## run 1
## Calculator2_0
module Calculator2_0(clk, rst, col, btn, btnres, fil, Sseg, anodos);
	input clk;
	input rst;
	input [3:0] col;
	input btn;
	input btnres;
	output [3:0] fil;
	output [6:0] Sseg;
	output [7:0] anodos;
	wire clk1kHz;
	wire clk20Hz;
	wire [3:0]tecla;
	wire [20:0] Ssegnum1;
	wire [20:0] Ssegnum2;
	wire [6:0] signo1;
	wire [6:0] operador;
	wire [9:0] num1;
	wire [9:0] num2;
	wire sig1;
	wire [1:0] oper;
	wire [19:0] resultado;
	wire [1:0] signo_resultado;
	wire [23:0] dres;
	wire [6:0] CSseg;
	divfreq div(clk, rst, clk1kHz);
	divfreq20 div20(clk, rst, clk20Hz);
	Barrido_filas barfil(clk, rst, clk20Hz, fil);
	Comparador_col comp(clk, rst, fil, col, tecla);
	Conversor print(tecla, CSseg);
	Barrido_displays bardisp(clk, rst, btn, btnres, CSseg, clk1kHz, dres, signo_resultado, Sseg, anodos, Ssegnum1, Ssegnum2, operador, signo1);
	Ssegtobin convsegtobin(clk, rst, Ssegnum1, Ssegnum2, signo1, operador, num1, num2, sig1, oper);
	Operacion op(num1, num2, sig1, oper, resultado, signo_resultado);
	Digitos_result digres(resultado, dres);
  ...
Size in the first run: roughly 7700 cells after synthesis, roughly 290 flip-flops, about 27 I/O pins, about 0.057 mm2 of cells after synthesis.
export LEC_CHECK = 0
export CAP_MARGIN = 35
export CORE_ASPECT_RATIO = 1.51
export CORE_MARGIN = 8
export CORE_UTILIZATION = 63
export GPL_ROUTABILITY_DRIVEN = 1
export HOLD_SLACK_MARGIN = -0.07
export MIN_ROUTING_LAYER = met1
export SLEW_MARGIN = 10
create_clock -name core_clock -period 115.0 [get_ports {clk}]
run.sh (not shown) runs the stock make flow with config.mk's settings and CLKGATE_MAP_FILE=.
Run 1 completed every stage of the flow, and the final layout passed the timing, DRC and antenna checks.
## Diff of input files: run 2 against run 1
Settings: CORE_ASPECT_RATIO now 0.62, was 1.51; HOLD_SLACK_MARGIN no longer set, was -0.07; MAX_ROUTING_LAYER now met5, previously not set; CORE_MARGIN now 6, was 8; ABC_AREA now 1, previously not set; CAP_MARGIN now 15, was 35; SLEW_MARGIN now 20, was 10; CELL_PAD_IN_SITES_GLOBAL_PLACEMENT now 3, previously not set; TNS_END_PERCENT now 95, previously not set; CORE_UTILIZATION now 41, was 63; MIN_ROUTING_LAYER now met2, was met1; SETUP_SLACK_MARGIN now -2.0, previously not set; PLACE_DENSITY now 0.37, previously not set.
==> results <==
Run 2 never completed, since it errored out during 3_1_place_gp_skip_io.
Of run 1 and run 2, the run reporting the lower mux cell area share after synthesis was run 2.
On post-synthesis simple-gate area fraction, the higher figure sits with run 2, not run 1.
[compare] base=run 1 new=run 2: post-synthesis xor/xnor area fraction shows an increase of 1.2 points, number of rows created at floorplan -about 17%, synthesized cell count higher.
Going from run 1 to run 2, die span in x picked up an extra 250 um, core outline area rose by 68%, chip area shows an increase of about 60%, synthesized area shows an increase of 9.3%.
Chip area from the yosys synthesis statistics (higher): run 2
The following lists how run 3 was set up differently from run 2:
Settings: clearing MAX_ROUTING_LAYER, which used to be met5; clearing GPL_ROUTABILITY_DRIVEN, which used to be 1; clearing MIN_ROUTING_LAYER, which used to be met2; clearing CELL_PAD_IN_SITES_GLOBAL_PLACEMENT, which used to be 3; swapping 41 for 58 in CORE_UTILIZATION; swapping 15 for 20 in CAP_MARGIN; clearing PLACE_DENSITY, which used to be 0.37; swapping 6 for 2 in CORE_MARGIN; clearing SETUP_SLACK_MARGIN, which used to be -2.0; clearing TNS_END_PERCENT, which used to be 95; clearing ABC_AREA, which used to be 1; clearing CORE_ASPECT_RATIO, which used to be 0.62; swapping 115.0 for 58.3 in the clock period (ns, I/O delays scaled along).
Notes after the runs:
Floorplan core density for run 3: 17 points up relative to run 2
Run 3 ran in full, but the layout does not pass; the checks complain about capacitance limit, slew limit, setup timing.
When run 3 is measured against run 2, its xor and xnor fraction of the mapped netlist area turns out 1.2 points lower.
The higher synthesized instance count came out of run 2.
Relative to run 3, the following input files were edited for run 4:
Settings: a change of CORE_UTILIZATION from 58 to 66; an added CORE_ASPECT_RATIO of 1.71; a change of CAP_MARGIN from 20 to 40; an added MAX_ROUTING_LAYER of met4; a change of the clock period (ns, I/O delays scaled along) from 58.3 to 89.1.
[summary]
Placeable core region (lower): run 4. Against run 3 as the reference, run 4 delivers a higher number of placement rows. Run 4 ends up with lower post-detailed-placement half-perimeter wirelength than run 3 does. In run 4, width of the chip is lower than in run 3. Compared with run 3, in run 4 vertical die size up 71 um; post-synthesis share of cell area spent on full adders, half adders and majority gates flat; sequential element share of the synthesized area stayed essentially flat. Synthesized cell count: run 4 vs run 3, no meaningful difference. Of run 3 and run 4, only run 4 never reached the final stage. Run 3: all stages done; final checks FAILED (capacitance limit, slew limit, setup timing). Tool error GRT-0183 stopped run 4 during 5_1_grt; no final results. Effective utilization at floorplan in run 4 is 8.0 points above run 3.
Relative to run 4, the following input files were edited for run 5:
Settings: CORE_ASPECT_RATIO: 1.71 -> unset; CAP_MARGIN: 40 -> 20; CORE_UTILIZATION: 66 -> 40; MAX_ROUTING_LAYER: met4 -> unset; the clock period (ns, I/O delays scaled along): 89.1 -> 105.0.
--- outcome ---
Run 5 has completed all stages; timing, DRC and antenna checks passed.
| core box area | run 5 vs run 4 | worse |
Status: number of H-tree branching levels parity (run 5, run 4)
Die area is lower on run 4

========
## job 7674
Calculator2_0 again, from the RTL that the note above started with.
// Calculator2_0
module Calculator2_0(clk, rst, col, btn, btnres, fil, Sseg, anodos);
clock: 115.0 ns
lec_check: 0
cap_margin: 10
core_aspect_ratio: 0.5
core_margin: 8
core_utilization: 41
gpl_routability_driven: 1
hold_slack_margin: -0.07
min_routing_layer: met1
place_density_lb_addon: 0.06
slew_margin: 20
The inputs of job 7465 differ from those of job 7674 as listed below.
diff --git a/flow/config.mk b/flow/config.mk
--- a/flow/config.mk
+++ b/flow/config.mk
@@ -7,0 +8 @@
+export ABC_AREA = 1
@@ -9,3 +10,3 @@
-export CORE_ASPECT_RATIO = 0.5
-export CORE_MARGIN = 8
-export CORE_UTILIZATION = 41
+export CORE_ASPECT_RATIO = 1.46
+export CORE_MARGIN = 2
+export CORE_UTILIZATION = 61
@@ -15 +15,0 @@
-export PLACE_DENSITY_LB_ADDON = 0.06
@@ -16,0 +17 @@
+export TNS_END_PERCENT = 5
==> flow/constraint.sdc <==
create_clock -name core_clock -period 64.3 [get_ports {clk}]
set_input_delay 12.8600 -clock core_clock [delete_from_list [all_inputs] [get_ports {clk}]]
set_output_delay 12.8600 -clock core_clock [all_outputs]
set_load 0.01 [all_outputs]
## What came out
Job 7465: GRT-0116 in 5_1_grt -> run aborted. On post-cts gate resize count: between job 7674 and job 7465, it ends up higher for job 7465. Compared with job 7674, job 7465 shows number of distinct library cells after synthesis that has gone down by more than a quarter. On global placement routability congestion: between job 7674 and job 7465, it ends up lower for job 7674.
> inputs changed (job 7465 -> job 5261)
diff --git a/flow/config.mk b/flow/config.mk
--- a/flow/config.mk
+++ b/flow/config.mk
@@ -8 +7,0 @@
-export ABC_AREA = 1
@@ -10 +9 @@
-export CORE_ASPECT_RATIO = 1.46
+export CORE_ASPECT_RATIO = 0.53
@@ -12 +11 @@
-export CORE_UTILIZATION = 61
+export CORE_UTILIZATION = 60
@@ -17 +15,0 @@
-export TNS_END_PERCENT = 5
==> flow/constraint.sdc <==
create_clock -name core_clock -period 83.3 [get_ports {clk}]
set_input_delay 16.6600 -clock core_clock [delete_from_list [all_inputs] [get_ports {clk}]]
set_output_delay 16.6600 -clock core_clock [all_outputs]
set_load 0.01 [all_outputs]
--- outcome ---
- Job 7465 got as far as 5_1_grt, where a tool error ended the run.
- The log for job 5261 ends in 5_1_grt with error GRT-0232, so the run never completed.
- In job 5261, cell total in the yosys stat output is lower than in job 7465.
- Initial standard-cell utilization of the core in job 5261 vs job 7465: down 1.1 points
- Looking at overall die height across job 5261 and job 7465, the one that comes out higher is job 7465.
- Job 5261 vs. job 7465: setup fix buffers added after clock tree synthesis went down by 159.
- Count of distinct cell types in the synthesized netlist in job 5261 vs job 7465: up about 90%
- Job 5261 vs. job 7465: setup slack after placement higher; die boundary width higher.
